P:
==> flow/design.v (excerpt) <==
module ClockTest(
	input clk,
	input rst,
	input btn,
	output reg [6:0] seg,  
	output reg [3:0] an,
	output reg buttons_pressed, 
	output reg buttons_released 
);
Size in the first run: roughly 4300 cells after synthesis, about 16 I/O pins.
Settings: LEC_CHECK=0, CAP_MARGIN=20, CORE_MARGIN=9, CORE_UTILIZATION=40, GPL_ROUTABILITY_DRIVEN=1, MIN_ROUTING_LAYER=met1, PLACE_DENSITY_LB_ADDON=0.07, SLEW_MARGIN=20; clock period 50.0 ns.
run.sh (not shown) runs the stock make flow with config.mk's settings and CLKGATE_MAP_FILE=.
For Q, these inputs were changed with respect to P:
- SLEW_MARGIN now 5, was 20
- CTS_CLUSTER_DIAMETER now 317, previously not set
- CELL_PAD_IN_SITES_GLOBAL_PLACEMENT now 2, previously not set
- MIN_ROUTING_LAYER now met2, was met1
- SETUP_SLACK_MARGIN now -1.19, previously not set
--- outcome ---
P → Q: routed wire length on met3 went up, clock latency on the worst-skew pair went up, power share of the clock group went up, total combinational power went up. The flow completed for Q, but it is not clean: the layout still shows design-rule violations.
--- input diff Q..R ---
- changing CAP_MARGIN from 20 to 30
- removing CELL_PAD_IN_SITES_GLOBAL_PLACEMENT (formerly 2)
- changing SLEW_MARGIN from 5 to 20
- setting CELL_PAD_IN_SITES_DETAIL_PLACEMENT to 1 for the first time
- setting TNS_END_PERCENT to 90 for the first time
- setting HOLD_SLACK_MARGIN to 0.08 for the first time
- removing MIN_ROUTING_LAYER (formerly met2)
- removing CTS_CLUSTER_DIAMETER (formerly 317)
- changing GPL_ROUTABILITY_DRIVEN from 1 to 0
- changing SETUP_SLACK_MARGIN from -1.19 to 5.0
- changing PLACE_DENSITY_LB_ADDON from 0.07 to 0.27
- changing CORE_MARGIN from 9 to 2
- setting CORE_ASPECT_RATIO to 0.53 for the first time
Results
In summary, R completed successfully, with a layout that passed the timing, DRC and antenna checks.
Q → R: met1 demand-to-capacity share in global routing rose 54 points, proportion of power drawn by the clock network fell 0.7 points, core utilization of the finished layout rose 0.57 points.
R — number of filler cells placed in the layout 1659 higher, Q as reference
Diff Q..R | area of the core region | negligible
Met3 layer usage reported by global route delta for R relative to Q: 42 points lower
Die outline area: R vs Q down about 9%

---

ClockTest again, from the RTL that the note above started with.
Settings: LEC_CHECK=0, ABC_AREA=1, CAP_MARGIN=20, CORE_ASPECT_RATIO=0.5, CORE_MARGIN=2, CORE_UTILIZATION=72, CTS_CLUSTER_DIAMETER=294, CTS_CLUSTER_SIZE=98, PLACE_DENSITY=0.43, SETUP_SLACK_MARGIN=2.6, SLEW_MARGIN=20, TNS_END_PERCENT=5; clock period 20.8 ns.
The starting point ran to the end with violations: setup timing.
Then changed:
==> flow/config.mk (replaced) <==
export PLATFORM = sky130hd
export DESIGN_NAME = ClockTest
export DESIGN_NICKNAME = ClockTest
export VERILOG_FILES = /design/flow/design.v
export SDC_FILE = /design/flow/constraint.sdc
export NUM_CORES = 4
export LEC_CHECK = 0
export ABC_AREA = 1
export CAP_MARGIN = 20
export CORE_MARGIN = 2
export CORE_UTILIZATION = 70
export PLACE_DENSITY_LB_ADDON = 0.01
export SLEW_MARGIN = 20
==> flow/constraint.sdc (replaced) <==
create_clock -name core_clock -period 25.9 [get_ports {clk}]
set_input_delay 5.1800 -clock core_clock [delete_from_list [all_inputs] [get_ports {clk}]]
set_output_delay 5.1800 -clock core_clock [all_outputs]
set_load 0.01 [all_outputs]
After rerunning:
- With this change the flow produced a clean layout
- via count drops by about 17%
- fmax goes down by 2.1%
- global-route usage drops by 3.6 points
- worst setup slack gains 4.6 ns
Then changed:
--- a/flow/config.mk
+++ b/flow/config.mk
@@ -7,7 +7,5 @@
 export LEC_CHECK = 0
-export ABC_AREA = 1
 export CAP_MARGIN = 20
 export CORE_MARGIN = 2
-export CORE_UTILIZATION = 70
-export PLACE_DENSITY_LB_ADDON = 0.01
+export CORE_UTILIZATION = 18
 export SLEW_MARGIN = 20
==> flow/constraint.sdc (replaced) <==
create_clock -name core_clock -period 46.0 [get_ports {clk}]
set_input_delay 9.2000 -clock core_clock [delete_from_list [all_inputs] [get_ports {clk}]]
set_output_delay 9.2000 -clock core_clock [all_outputs]
set_load 0.01 [all_outputs]
The new run finished clean.
Wire length goes up by 12%.
Register-to-register slack gets better by 1.1 ns.
Sequential power fell by 38%.
Clock-buffer cell count is higher by 1.
Then changed:
--- a/flow/config.mk
+++ b/flow/config.mk
@@ -7,5 +7,8 @@
 export LEC_CHECK = 0
+export ABC_AREA = 1
 export CAP_MARGIN = 20
 export CORE_MARGIN = 2
-export CORE_UTILIZATION = 18
+export CORE_UTILIZATION = 72
+export CTS_CLUSTER_DIAMETER = 261
+export CTS_CLUSTER_SIZE = 100
 export SLEW_MARGIN = 20
==> flow/constraint.sdc (replaced) <==
create_clock -name core_clock -period 25.7 [get_ports {clk}]
set_input_delay 5.1400 -clock core_clock [delete_from_list [all_inputs] [get_ports {clk}]]
set_output_delay 5.1400 -clock core_clock [all_outputs]
set_load 0.01 [all_outputs]
Effect:
- maximum frequency grows by 78%
- total power went up by 66%
- design area rises by 12%
- flip-flop count does not change
- clock skew is lower by 0.0055 ns
- first-iteration DRC count went down by 5.5%
- non-clock buffer count went up by 117
- routed wire length came out lower by 10%
- die size decreases by 71%
- register-to-register slack gets worse by 1.4 ns

---

ClockTest again, from the RTL that the note above started with.
clock: 45.2 ns
lec_check: 0
abc_area: 1
cap_margin: 20
core_margin: 2
core_utilization: 70
cts_cluster_size: 89
hold_slack_margin: -0.1
max_routing_layer: met4
slew_margin: 20
Rerun with:
--- a/flow/config.mk
+++ b/flow/config.mk
@@ -9,7 +9,7 @@
 export CAP_MARGIN = 20
 export CORE_MARGIN = 2
-export CORE_UTILIZATION = 70
-export CTS_CLUSTER_SIZE = 89
-export HOLD_SLACK_MARGIN = -0.1
+export CORE_UTILIZATION = 72
 export MAX_ROUTING_LAYER = met4
+export PLACE_DENSITY_LB_ADDON = 0.01
+export SETUP_SLACK_MARGIN = 2.71
 export SLEW_MARGIN = 20
==> flow/constraint.sdc (replaced) <==
create_clock -name core_clock -period 25.9 [get_ports {clk}]
set_input_delay 5.1800 -clock core_clock [delete_from_list [all_inputs] [get_ports {clk}]]
set_output_delay 5.1800 -clock core_clock [all_outputs]
set_load 0.01 [all_outputs]
Effect: Clock skew is about the same; total power went up by 71%; synthesized area does not change; final area went up by 15%.
Rerun with:
--- a/flow/config.mk
+++ b/flow/config.mk
@@ -9,7 +9,8 @@
 export CAP_MARGIN = 20
 export CORE_MARGIN = 2
-export CORE_UTILIZATION = 72
-export MAX_ROUTING_LAYER = met4
+export CORE_UTILIZATION = 70
+export CTS_CLUSTER_DIAMETER = 195
+export CTS_CLUSTER_SIZE = 72
 export PLACE_DENSITY_LB_ADDON = 0.01
-export SETUP_SLACK_MARGIN = 2.71
+export SETUP_SLACK_MARGIN = 3.85
 export SLEW_MARGIN = 20
Effect: The changed run did not get past global routing; synthesized area does not change; die size goes up by a few percent; synthesized cell count is unchanged.

---

ClockTest again, from the RTL that the note above started with.
Settings: LEC_CHECK=0, ABC_AREA=1, CAP_MARGIN=0, CELL_PAD_IN_SITES_DETAIL_PLACEMENT=0, CELL_PAD_IN_SITES_GLOBAL_PLACEMENT=2, CORE_MARGIN=3, CORE_UTILIZATION=59, CTS_CLUSTER_DIAMETER=111, CTS_CLUSTER_SIZE=24, GPL_ROUTABILITY_DRIVEN=0, GPL_TIMING_DRIVEN=0, HOLD_SLACK_MARGIN=0.29, MAX_ROUTING_LAYER=met5, PLACE_DENSITY_LB_ADDON=0.11, SETUP_SLACK_MARGIN=5.0, SLEW_MARGIN=20, TNS_END_PERCENT=35; clock period 55.3 ns.
The baseline failed in global placement without I/O.
Change:
Settings changed: CAP_MARGIN 0 to 20, CELL_PAD_IN_SITES_GLOBAL_PLACEMENT 2 to 0, CORE_MARGIN 3 to 2, CORE_UTILIZATION 59 to 72, CTS_CLUSTER_DIAMETER 111 to 75, GPL_ROUTABILITY_DRIVEN 0 to 1, GPL_TIMING_DRIVEN 0 to not set, HOLD_SLACK_MARGIN 0.29 to not set, MAX_ROUTING_LAYER met5 to not set, PLACE_DENSITY_LB_ADDON 0.11 to 0.27, TNS_END_PERCENT 35 to not set.
Clock period 55.3 ns to 39.1 ns, I/O delays scaled along.
Outcome:
- Now the flow finished with timing, DRC and antenna clean
- die area went down by about a fifth
- area after synthesis stays the same
- synthesized cell count is unchanged
Change:
Settings changed: ABC_AREA 1 to not set, CELL_PAD_IN_SITES_DETAIL_PLACEMENT 0 to not set, CELL_PAD_IN_SITES_GLOBAL_PLACEMENT 0 to not set, CORE_UTILIZATION 72 to 8, CTS_CLUSTER_DIAMETER 75 to not set, CTS_CLUSTER_SIZE 24 to not set, GPL_ROUTABILITY_DRIVEN 1 to not set, PLACE_DENSITY_LB_ADDON 0.27 to not set, SETUP_SLACK_MARGIN 5.0 to not set.
Clock period 39.1 ns to 65.0 ns, I/O delays scaled along.
Result:
- The changed run passed the timing, DRC and antenna checks
- cell area goes up by 3.8%
- power goes down by 33%
- clock power goes down by 42%
- area after synthesis goes down by 13%
- worst setup slack gets better by 13000 ps
- clock-buffer cell count goes up by 2
- core utilization goes down by 63 points
Change:
Settings changed: CORE_UTILIZATION 8 to 65, HOLD_SLACK_MARGIN set to -0.1, MAX_ROUTING_LAYER set to met4.
Clock period 65.0 ns to 45.2 ns, I/O delays scaled along.
Effect:
- clock power climbs by well over a third
- non-clock buffer count went down by 4
- count of clock-buffer cells in the layout decreases by 2
- via count is higher slightly
- setup slack is worse by 18000 ps
Change:
Settings changed: ABC_AREA set to 1, CORE_UTILIZATION 65 to 72, HOLD_SLACK_MARGIN -0.1 to not set, MAX_ROUTING_LAYER met4 to not set, PLACE_DENSITY set to 0.4.
Clock period 45.2 ns to 27.1 ns, I/O delays scaled along.
After rerunning: The new run finished with timing, DRC and antenna clean; cell count grows by a quarter to a third; hold slack is worse by 19 ps; non-clock buffer count rises by 84; die area rises by a few percent; core utilization climbs by 8.3 points; routed wire length is lower by a few percent.

---

== v30 ==
The RTL this note starts from:
==> flow/design.v <==
`timescale 1ns / 1ps
module button_debounce (
    input clk,        
    input rst,        
    input button_in,  
    output reg button_out  
);
    parameter integer DEBOUNCE_TIME = 200; 
    reg [19:0] counter;
    reg button_state;
    always @(posedge clk or posedge rst) begin
        if (rst) begin
            counter <= 0;
            button_state <= 0;
            button_out <= 0;
        end else begin
            if (button_in != button_state) begin
                counter <= counter + 1;
                if (counter >= DEBOUNCE_TIME) begin
                    button_state <= button_in;
                    button_out <= button_in;
                    counter <= 0;
                end
            end else begin
                counter <= 0;
            end
        end
    end
endmodule
`timescale 1ns / 1ps
module operatorremainder(
    input [35:0] n,
    output reg is_multiple
);
	parameter DIVISOR = 20000;
	reg [35:0] temp;
	reg [35:0] quotient;
	reg [35:0] remainder;
	integer i;
	always @(*) begin
        temp = n;
        quotient = 0;
        remainder = 0;
        for (i = 35; i >= 0; i = i - 1) begin
            quotient = (quotient << 1) | (temp[i] ? 1'b1 : 1'b0);
            if (quotient >= DIVISOR) begin
                quotient = quotient - DIVISOR;
                remainder = (remainder << 1) | 1'b1;
            end else begin
                remainder = (remainder << 1);
            end
        end
        is_multiple = (quotient == 0);
    end
endmodule
`timescale 1ns / 1ps
module ClockTest(
	input clk,
	input rst,
	input btn,
	output reg [6:0] seg,  
	output reg [3:0] an,
	output reg buttons_pressed, 
	output reg buttons_released 
);
	wire is_divisible;  
   reg [7:0] counter;  
   reg [35:0] cnt;	 
   wire buttons_out;
	reg buttons_out_prev;
   wire [6:0] segments [15:0];  
	reg [3:0] ones;  
   reg [3:0] tens;  
	reg [3:0] s_ones;  
	reg [3:0] s_tens;  
   reg [6:0] refresh_counter;  
   reg refresh_flag;	 
   reg [7:0] clk_display;  
      assign segments[0] = 7'b1000000;   
      assign segments[1] = 7'b1111001;   
      assign segments[2] = 7'b0100100;   
      assign segments[3] = 7'b0110000;   
      assign segments[4] = 7'b0011001;   
      assign segments[5] = 7'b0010010;   
      assign segments[6] = 7'b0000010;   
      assign segments[7] = 7'b1111000;   
      assign segments[8] = 7'b0000000;   
      assign segments[9] = 7'b0010000;   
      assign segments[10] = 7'b0001000;  
      assign segments[11] = 7'b0000011;  
      assign segments[12] = 7'b1000110;  
      assign segments[13] = 7'b0100001;  
      assign segments[14] = 7'b0000110;  
      assign segments[15] = 7'b0001110;  
   button_debounce debounce (
		.clk(clk),
		.rst(rst),
		.button_in(btn),
		.button_out(buttons_out)
   );
   operatorremainder remainder (
        .n(cnt),
        .is_multiple(is_divisible)
    );
   always @ (posedge clk or posedge rst) begin
      if (rst) begin  
         cnt <= 0;
         counter <= 0;
			ones <= 0;
			tens <= 0;
			s_ones <= 0;
			s_tens <= 0;
			clk_display <= 0;
			buttons_out_prev <= 0;
			buttons_pressed <= 0;
			buttons_released <= 0;
      end else begin
			if(cnt == 1_200_000 -1) begin 
				cnt <= 0;
				ones <= 0;
				tens <= 0;
				s_ones <= 0;
				s_tens <= 0;
				clk_display <= 0;
			end else begin
			if (is_divisible) begin 
				if(clk_display == 60) begin
					s_ones <= 0;
					s_tens <= 0;
				end else begin
					clk_display <= clk_display+1;
					if(s_ones == 9) begin
						s_ones <= 0;
						s_tens <= s_tens + 1;
					end else begin
						s_ones <= s_ones + 1;
					end
				end
			end
			buttons_out_prev <= buttons_out;
			buttons_pressed <= (buttons_out & ~buttons_out_prev);	  
			buttons_released <= (~buttons_out & buttons_out_prev);  
			if (buttons_pressed) begin
				if (ones == 9) begin
					ones <= 0;
					if (tens == 9) begin
						tens <= 0;
					end else begin
						tens <= tens + 1;
					end
				end else begin
				ones <= ones + 1;
				end
			end
			cnt <= cnt + 1;
         end   
      end
   end
	always @(posedge clk or posedge rst) begin
		if (rst) begin
			refresh_counter <= 0;
			refresh_flag <= 0;
		end else begin
		refresh_counter <= refresh_counter + 1;
		if (refresh_counter == 250) begin   
			refresh_counter <= 0;
			refresh_flag <= ~refresh_flag;
		end
		end
	end
	always @(posedge clk or posedge rst) begin
		if (rst) begin
			seg <= 7'b1111111;
			an <= 4'b1111;
		end else
		case (refresh_counter[6:5])
			2'b00: begin
				seg <= segments[ones];
				an <= 4'b1110; 
			end
			2'b01: begin
				seg <= segments[tens];
				an <= 4'b1101; 
			end
				2'b10: begin
				seg <= segments[s_ones];
				an <= 4'b1011; 
			end
				2'b11: begin
				seg <= segments[s_tens];
				an <= 4'b0111; 
			end
		endcase
end
endmodule
Settings: LEC_CHECK=0, CAP_MARGIN=20, CELL_PAD_IN_SITES_GLOBAL_PLACEMENT=2, CORE_MARGIN=9, CORE_UTILIZATION=51, CTS_CLUSTER_DIAMETER=317, GPL_ROUTABILITY_DRIVEN=1, MIN_ROUTING_LAYER=met2, PLACE_DENSITY_LB_ADDON=0.07, SETUP_SLACK_MARGIN=-1.19, SLEW_MARGIN=5, TNS_END_PERCENT=20; clock period 27.8 ns.
v30: it failed with a tool error in 3_1_place_gp_skip_io, so there are no final results.
Changes in v31 relative to v30:
Settings: clearing CTS_CLUSTER_DIAMETER, which used to be 317; clearing MIN_ROUTING_LAYER, which used to be met2; swapping 5 for 20 in SLEW_MARGIN; clearing SETUP_SLACK_MARGIN, which used to be -1.19; clearing GPL_ROUTABILITY_DRIVEN, which used to be 1; clearing TNS_END_PERCENT, which used to be 20; swapping 9 for 2 in CORE_MARGIN; clearing CELL_PAD_IN_SITES_GLOBAL_PLACEMENT, which used to be 2; clearing PLACE_DENSITY_LB_ADDON, which used to be 0.07; swapping 51 for 40 in CORE_UTILIZATION; swapping 27.8 for 46.0 in the clock period (ns, I/O delays scaled along).
v31 has completed all stages; timing, DRC and antenna checks passed.
Changes observed in v31 relative to v30: synthesized cell count was more or less identical, initial standard-cell utilization of the core dropped 11 points, die area moved up, Yosys chip area saw little to no change, total core area climbed about 28%.
## Diff of input files: v37 against v31
Settings: setting PLACE_DENSITY to 0.4 for the first time; setting ABC_AREA to 1 for the first time; setting CTS_CLUSTER_SIZE to 100 for the first time; setting CTS_CLUSTER_DIAMETER to 374 for the first time; changing CORE_UTILIZATION from 40 to 72; changing the clock period (ns, I/O delays scaled along) from 46.0 to 25.6.
==> results <==
Cmp v37 and v31 / utilization after layout / lower: v31. Between v37 and v31, it is v37 whose critical path required time is lower, by 20.39 ns. No stage failed in v37, and the final checks on the layout all came back clean. Compared v37 against v31; sequential standard cell area within noise. Between v31 and v37, the flow reports area of the core decreasing by more than a quarter. v37 against v31: non-clock buffer count went up by about 230%; via count went up by 2,260; power share of the combinational group went down by 5.7 points.
The following lists how v19 was set up differently from v37:
Settings: putting GPL_ROUTABILITY_DRIVEN at 0 where nothing was set; swapping 100 for 80 in CTS_CLUSTER_SIZE; putting CELL_PAD_IN_SITES_DETAIL_PLACEMENT at 0 where nothing was set; putting SETUP_SLACK_MARGIN at 0.95 where nothing was set; putting PLACE_DENSITY_LB_ADDON at 0.01 where nothing was set; swapping 374 for 236 in CTS_CLUSTER_DIAMETER; putting CELL_PAD_IN_SITES_GLOBAL_PLACEMENT at 0 where nothing was set; putting MAX_ROUTING_LAYER at met4 where nothing was set; clearing PLACE_DENSITY, which used to be 0.4.
[summary]
Taking v37 as the reference, in v19 number of fill cells held; peak supply drop now sits higher; worst endpoint data arrival time went down by 0.89 ns; post-layout total power shows no meaningful change.
diff inputs: v19 => v42
Settings: PLACE_DENSITY now 0.4, previously not set; CTS_CLUSTER_DIAMETER now 374, was 236; MAX_ROUTING_LAYER no longer set, was met4; TNS_END_PERCENT now 5, previously not set; GPL_ROUTABILITY_DRIVEN no longer set, was 0; HOLD_SLACK_MARGIN now -0.04, previously not set; SETUP_SLACK_MARGIN now 5.0, was 0.95; PLACE_DENSITY_LB_ADDON no longer set, was 0.01; CTS_CLUSTER_SIZE now 100, was 80; CELL_PAD_IN_SITES_GLOBAL_PLACEMENT no longer set, was 0; CELL_PAD_IN_SITES_DETAIL_PLACEMENT no longer set, was 0.
Results
- The flow ended early for v42: it failed with a tool error in 5_1_grt.
- Post-synthesis adder-cell area fraction across v19 and v42: no real change.
- v42 -> v19: gate count of the mapped netlist delta 0, exact match
- Post-CTS setup buffer count was lower in the run labelled v19.
Power and IR drop assume default switching activity.
